== job 8032 ==
// TOP_VIEW
module TOP_VIEW#(parameter alu_width =16)
(
  input wire [alu_width-1:0]    A,B,
  input wire                    clk,rst,
  input wire [3:0]              alu_fun,
  output wire                   arith_flag,carry_out,logic_flag,comp_flag,shift_flag,
  output wire [alu_width-1:0]   arith_out,logic_out,comp_out,shift_out
  );
wire                  comp_enable ;
wire                  shift_enable ;
wire                  logic_enable ;
wire                  arith_enable ;
  DECODER_UNIT U_decoder(
  .alu_fun(alu_fun[3:2]),
  .arith_enable(arith_enable),
  .logic_enable(logic_enable),
  .shift_enable(shift_enable),
  .comp_enable(comp_enable)
  );
  ARITHMATIC_UNIT U_arithmatic(
  .A(A),
  .arith_enable(arith_enable),
  .B(B),
  .clk(clk),
  .rst(rst),
  .alu_fun(alu_fun[1:0]),
  .arith_out(arith_out),
  .arith_flag(arith_flag),
  .carry_out(carry_out)
  );
   LOGIC_UNIT U_logic(
  .A(A),
  .logic_enable(logic_enable),
  .B(B),
  .clk(clk),
  .rst(rst),
  .alu_fun(alu_fun[1:0]),
  .logic_out(logic_out),
  .logic_flag(logic_flag)
   );
   comparsion_unit U_comp (
  ...
Settings: LEC_CHECK=0, ABC_AREA=1, CAP_MARGIN=20, CORE_MARGIN=2, CORE_UTILIZATION=60, CTS_CLUSTER_DIAMETER=294, CTS_CLUSTER_SIZE=96, PLACE_DENSITY=0.36, SLEW_MARGIN=20, TNS_END_PERCENT=10; clock period 19.5 ns.
run.sh (not shown) runs the stock make flow with config.mk's settings and CLKGATE_MAP_FILE=.
[job 8032] flow finished | final checks: failed | reasons: negative setup slack
The inputs of job 1722 differ from those of job 8032 as listed below.
- changing CORE_UTILIZATION from 60 to 40
- removing TNS_END_PERCENT (formerly 10)
- removing CTS_CLUSTER_SIZE (formerly 96)
- removing PLACE_DENSITY (formerly 0.36)
- removing CTS_CLUSTER_DIAMETER (formerly 294)
- removing ABC_AREA (formerly 1)
- changing the clock period (ns, I/O delays scaled along) from 19.5 to 15.4
==> comparison <==
- Although job 1722 finished all stages, its layout failed final checks on negative setup slack.
- Going from job 8032 to job 1722, synthesized cell count shrank by more than 10%.
- As far as clock transition at the registers of the reported paths is concerned, job 1722 and job 8032 perform about the same.
- In the reports for job 8032 and job 1722, the smaller sequential portion of the cell area belongs to job 1722.
- In the reports for job 8032 and job 1722, the smaller transition time at the pin with the least slew margin belongs to job 8032.
- Summary of job 1722 over job 8032: area of all placed cells without fillers picked up an extra 8.9%, final weighted congestion in routability-driven placement lost 0.095, clock distribution area overhead in the final layout neither gained nor lost much, starting utilization of the core area lost 20 points.
For job 2664, these inputs were changed with respect to job 1722:
- the clock period (ns, I/O delays scaled along) now 35.1, was 15.4
Findings:
Lower first-iteration DRC count was reported by job 1722, not job 2664. In job 2664 the post-placement cell area turned out 3600 um2 lower than in job 1722. Looking at clock distribution area overhead in the final layout, job 2664 sits above job 1722. Share of power burned in the clock network came out higher on job 2664 than on job 1722. For combinational power, dividing the value from job 2664 by the value from job 1722 gives 0.38. Comparing job 1722 and job 2664, the higher first-pass iteration count of the detailed router was measured on job 1722. Summary: with job 1722 as the reference, post-route standard cell area excluding fillers in job 2664 moved down by more than 10%. Job 2664 | status: complete | timing, DRC, antenna: pass. Summary — required time of the critical path, job 2664 relative to job 1722: higher, by 19.69 ns. Taking job 1722 as the reference, in job 2664 met1 layer usage reported by global route decreased 3.2 points; setup TNS higher.

---

== alpha ==
TOP_VIEW again, from the RTL that the note above started with.
clock: 49.3 ns
lec_check: 0
abc_area: 0
cap_margin: 30
cell_pad_in_sites_detail_placement: 0
cell_pad_in_sites_global_placement: 2
core_margin: 4
core_utilization: 36
cts_cluster_size: 62
gpl_routability_driven: 0
gpl_timing_driven: 1
hold_slack_margin: 0.05
max_routing_layer: met4
min_routing_layer: met1
place_density: 0.92
setup_slack_margin: 4.3
slew_margin: 10
--- input diff alpha..beta ---
- removing MIN_ROUTING_LAYER (formerly met1)
- removing PLACE_DENSITY (formerly 0.92)
- removing CTS_CLUSTER_SIZE (formerly 62)
- changing CORE_MARGIN from 4 to 8
- removing CELL_PAD_IN_SITES_GLOBAL_PLACEMENT (formerly 2)
- removing SETUP_SLACK_MARGIN (formerly 4.3)
- changing SLEW_MARGIN from 10 to 20
- removing GPL_TIMING_DRIVEN (formerly 1)
- removing HOLD_SLACK_MARGIN (formerly 0.05)
- removing ABC_AREA (formerly 0)
- removing CELL_PAD_IN_SITES_DETAIL_PLACEMENT (formerly 0)
- removing MAX_ROUTING_LAYER (formerly met4)
- changing CAP_MARGIN from 30 to 20
- removing GPL_ROUTABILITY_DRIVEN (formerly 0)
- setting CORE_ASPECT_RATIO to 0.5 for the first time
- changing CORE_UTILIZATION from 36 to 60
- changing the clock period (ns, I/O delays scaled along) from 49.3 to 36.0
Results
beta went all the way through synthesis, placement and routing and the layout is clean on timing, DRC and antenna. Going from alpha to beta, clock network fraction of total power saw a decrease, count of cells resized by post-cts repair saw an increase, non-clock buffer count saw an increase, number of cells in the yosys synthesis report saw little to no change, met2 track demand over resource in global routing saw an increase. Between beta and alpha, the number of global-route vias before repair does not differ in any meaningful way. Relative area change from synthesis to final layout, beta and alpha, higher one = beta. Relative to alpha, the width of the chip measured on beta has increased by more than 10%. As far as clock distribution area overhead in the final layout is concerned, beta and alpha perform about the same. The via-per-instance ratio in alpha is 0.906 times that in beta. First-pass GRT wire length down 1.3% in beta wrt alpha.
Edits applied to the flow inputs when going from beta to gamma:
- CORE_UTILIZATION now 40, was 60
- CORE_ASPECT_RATIO no longer set, was 0.5
- CORE_MARGIN now 2, was 8
- CTS_CLUSTER_DIAMETER now 20, previously not set
- SETUP_SLACK_MARGIN now 5.0, previously not set
- MAX_ROUTING_LAYER now met4, previously not set
[summary]
- Comparing beta and gamma, the higher post-synthesis to final-layout area growth was measured on gamma.
- Largest net degree at the start of global routing for gamma: about 10% up relative to beta
- Initial antenna violation count, beta and gamma: higher on gamma
- [compare] base=beta new=gamma: sequential power essentially unchanged; global-route usage decreased 3.0 points; hold slack essentially unchanged; floorplan die area increased 28%; power increased 4.7%.
Input changes introduced in delta (baseline for comparison: gamma):
- an added GPL_ROUTABILITY_DRIVEN of 0
- a deleted SETUP_SLACK_MARGIN that had been 5.0
- an added CELL_PAD_IN_SITES_GLOBAL_PLACEMENT of 2
- a change of CORE_UTILIZATION from 40 to 60
- an added MIN_ROUTING_LAYER of met2
- an added CELL_PAD_IN_SITES_DETAIL_PLACEMENT of 2
- a deleted CTS_CLUSTER_DIAMETER that had been 20
Results
- Comparing gamma against delta, there is no change at all in chip area from the yosys synthesis statistics.
- The flow ran to completion for all of gamma and delta but delta, which stopped partway.
- delta failed in global placement without I/O with GPL-0301.
- Die height (delta vs. gamma) decreases by more than 10%
- Diff gamma -> delta: area fraction in full adders, half adders and majority gates neither gained nor lost much; die size lost about 33%; core utilization before placement picked up an extra 20 points.
Power figures rest on the tool's default switching activity, not on a simulated workload.
